==> inputs of 04-12 <==
// mips_pipeline
    module mips_pipeline(clk, rst, imem_addr, imem_rdata, dmem_addr, dmem_wdata, dmem_we, dmem_rdata);
clock: 17.5 ns
lec_check: 0
abc_area: 1
cap_margin: 20
cell_pad_in_sites_global_placement: 3
core_aspect_ratio: 1.84
core_margin: 7
core_utilization: 55
max_routing_layer: met5
min_routing_layer: met2
place_density: 0.6
setup_slack_margin: -0.03
slew_margin: 5
run.sh (not shown) runs the stock make flow with config.mk's settings and CLKGATE_MAP_FILE=.
==> 10-22: changes against 04-12 <==
==> flow/config.mk (replaced) <==
export PLATFORM = sky130hd
export DESIGN_NAME = mips_pipeline
export DESIGN_NICKNAME = mips_pipeline
export VERILOG_FILES = /design/flow/design.v
export SDC_FILE = /design/flow/constraint.sdc
export NUM_CORES = 4
export LEC_CHECK = 0
export CAP_MARGIN = 20
export CORE_ASPECT_RATIO = 1.55
export CORE_MARGIN = 2
export CORE_UTILIZATION = 72
export CTS_CLUSTER_SIZE = 25
export PLACE_DENSITY = 0.37
export SETUP_SLACK_MARGIN = 2.53
export SLEW_MARGIN = 20
==> flow/constraint.sdc (replaced) <==
create_clock -name core_clock -period 8.51 [get_ports {clk}]
set_input_delay 1.7020 -clock core_clock [delete_from_list [all_inputs] [get_ports {clk}]]
set_output_delay 1.7020 -clock core_clock [all_outputs]
set_load 0.01 [all_outputs]
==> comparison table <==
metric                                                                                                  04-12                      10-22
Result of the run                                                                   aborted with a tool error   finished with violations
Last stage reached                                        global placement without I/O (3_1_place_gp_skip_io)                          -
Violated checks                                                                                             -               setup timing
Horizontal extent of the die                                                                    285.3 microns              257.1 microns
Post-synth net total                                                                                    8,427                      5,419
Count of instantiated cells in the yosys netlist                                                        8,261                      5,253
Most frequent cell after synthesis                                                   sky130_fd_sc_hd__nand2_1  sky130_fd_sc_hd__edfxtp_1
Ys async rst share                                                                                         0%                         0%
Number of library cell types mapped by synthesis                                                           66                         81
# rows                                                                                                    183                        143
Post-synthesis xor/xnor area fraction                                                                 0.9878%                     1.482%
Post-Synthesis Cell Area                                                                         74,480 sq um               71,510 sq um
Gate count after technology mapping                                                                     8,261                      5,253
Yosys warns                                                                                                13                         13
Area share of the largest cell type after synthesis                                                    42.58%                     44.35%
And-or/or-and share of the synthesized area                                                            17.73%                     8.317%
Synth Seq Share                                                                                        56.26%                     58.60%
Floorplan utilization                                                                                  55.32%                     72.80%
Chip area                                                                                       146,400 sq um              101,900 sq um
Placeable core region                                                                           134,600 sq um               98,230 sq um
Dominant synthesized flop cell                                                      sky130_fd_sc_hd__edfxtp_1  sky130_fd_sc_hd__edfxtp_1
Die Y                                                                                           513.2 microns              396.3 microns
Adder-Cell Fraction of Synth Area                                                                      2.003%                     2.366%
Cell type with the highest aggregate area in the netlist                            sky130_fd_sc_hd__edfxtp_1  sky130_fd_sc_hd__edfxtp_1
Flip-flop and latch count after synthesis                                                               1,565                      1,565
And+or+nand+nor area frac                                                                              15.53%                     8.021%
Mux share of post-synthesis cell area                                                                 0.4838%                     18.81%
Summed standard-cell area reported by yosys                                                      74,480 sq um               71,510 sq um
Mapped Avg Cell Area                                                                              9.016 sq um                13.61 sq um

==> 08-10 <==
Starting RTL as in the previous note.
Settings: LEC_CHECK=0, ABC_AREA=1, CAP_MARGIN=20, CELL_PAD_IN_SITES_GLOBAL_PLACEMENT=3, CORE_ASPECT_RATIO=1.41, CORE_MARGIN=7, CORE_UTILIZATION=55, HOLD_SLACK_MARGIN=0.06, MIN_ROUTING_LAYER=met1, PLACE_DENSITY=0.6, SLEW_MARGIN=5; clock period 17.5 ns.
==> inputs of 05-12, as changes to 08-10 <==
Settings changed: ABC_AREA 1 to unset, CELL_PAD_IN_SITES_GLOBAL_PLACEMENT 3 to unset, CORE_ASPECT_RATIO 1.41 to unset, CORE_MARGIN 7 to 2, CORE_UTILIZATION 55 to 72, CTS_CLUSTER_SIZE set to 25, HOLD_SLACK_MARGIN 0.06 to 0.28, MIN_ROUTING_LAYER met1 to unset, PLACE_DENSITY 0.6 to unset, PLACE_DENSITY_LB_ADDON set to 0.0, SETUP_SLACK_MARGIN set to -0.4, SLEW_MARGIN 5 to 20.
==> flow/constraint.sdc (replaced) <==
create_clock -name core_clock -period 8.31 [get_ports {clk}]
set_input_delay 1.6620 -clock core_clock [delete_from_list [all_inputs] [get_ports {clk}]]
set_output_delay 1.6620 -clock core_clock [all_outputs]
set_load 0.01 [all_outputs]
==> inputs of 10-26, as changes to 08-10 <==
Settings changed: ABC_AREA 1 to unset, CELL_PAD_IN_SITES_GLOBAL_PLACEMENT 3 to unset, CORE_ASPECT_RATIO 1.41 to unset, CORE_MARGIN 7 to 2, CORE_UTILIZATION 55 to 60, HOLD_SLACK_MARGIN 0.06 to 0.3, MIN_ROUTING_LAYER met1 to unset, PLACE_DENSITY 0.6 to unset, SETUP_SLACK_MARGIN set to 1.71, SLEW_MARGIN 5 to 20.
==> flow/constraint.sdc (replaced) <==
create_clock -name core_clock -period 7.67 [get_ports {clk}]
set_input_delay 1.5340 -clock core_clock [delete_from_list [all_inputs] [get_ports {clk}]]
set_output_delay 1.5340 -clock core_clock [all_outputs]
set_load 0.01 [all_outputs]
==> qor summary <==
metric                                                                                        05-12                       10-26                      08-10
Post-DP Area                                                                             75200 um^2                  75700 um^2                          -
Horizontal extent of the die                                                                 319 um                      349 um                     324 um
Antenna Nets Post-Route                                                                           0                           0                          -
Most used cell, CP                                                                             fa_2                        fa_2                          -
Bufs and invs on worst path                                                                       1                           1                          -
Clock net power                                                                             6.93 mW                     7.79 mW                          -
Worst hold slack after final layout                                                        0.369 ns                    0.369 ns                          -
Final-layout fill cell count                                                                   5177                        8276                          -
Clock buffer count from CTS                                                                     153                         160                          -
Finish-stage setup viols                                                                         16                          17                          -
Port Buffer Count                                                                               162                         162                          -
Multiplexer share of the synthesized area                                                     18.8%                       18.8%                     0.484%
HP Class                                                                               flop to flop                flop to flop                          -
Number of nets at the end of the flow                                                          5554                        5569                          -
Non-filler cells, final                                                                        6811                        7078                          -
Avg Inst Size Synth                                                                       13.6 um^2                   13.6 um^2                  9.02 um^2
Hold_buf cts                                                                                      0                           0                          -
Status                                                                   complete, but fails checks  complete, but fails checks  aborted with a tool error
Stage where the flow stopped                                                                      -                           -       3_1_place_gp_skip_io
Reasons for failing layout checks                                                      setup timing                setup timing                          -
Cells resized by post-CTS repair                                                                 19                          27                          -
Fraction of standard cell area that is sequential                                             52.2%                       51.7%                          -
Share of power burned in the clock network                                                    28.3%                       29.1%                          -
Met3 routing resource usage after global routing                                              11.9%                       7.12%                          -
YS chip area                                                                             71500 um^2                  71500 um^2                 74500 um^2
Weighted congestion reported at the end of routability-driven placement                       0.987                       0.975                          -
Mapped Nets                                                                                    5419                        5419                       8427
Final core utilization                                                                        81.6%                       68.7%                          -
Power figures rest on the tool's default switching activity, not on a simulated workload.
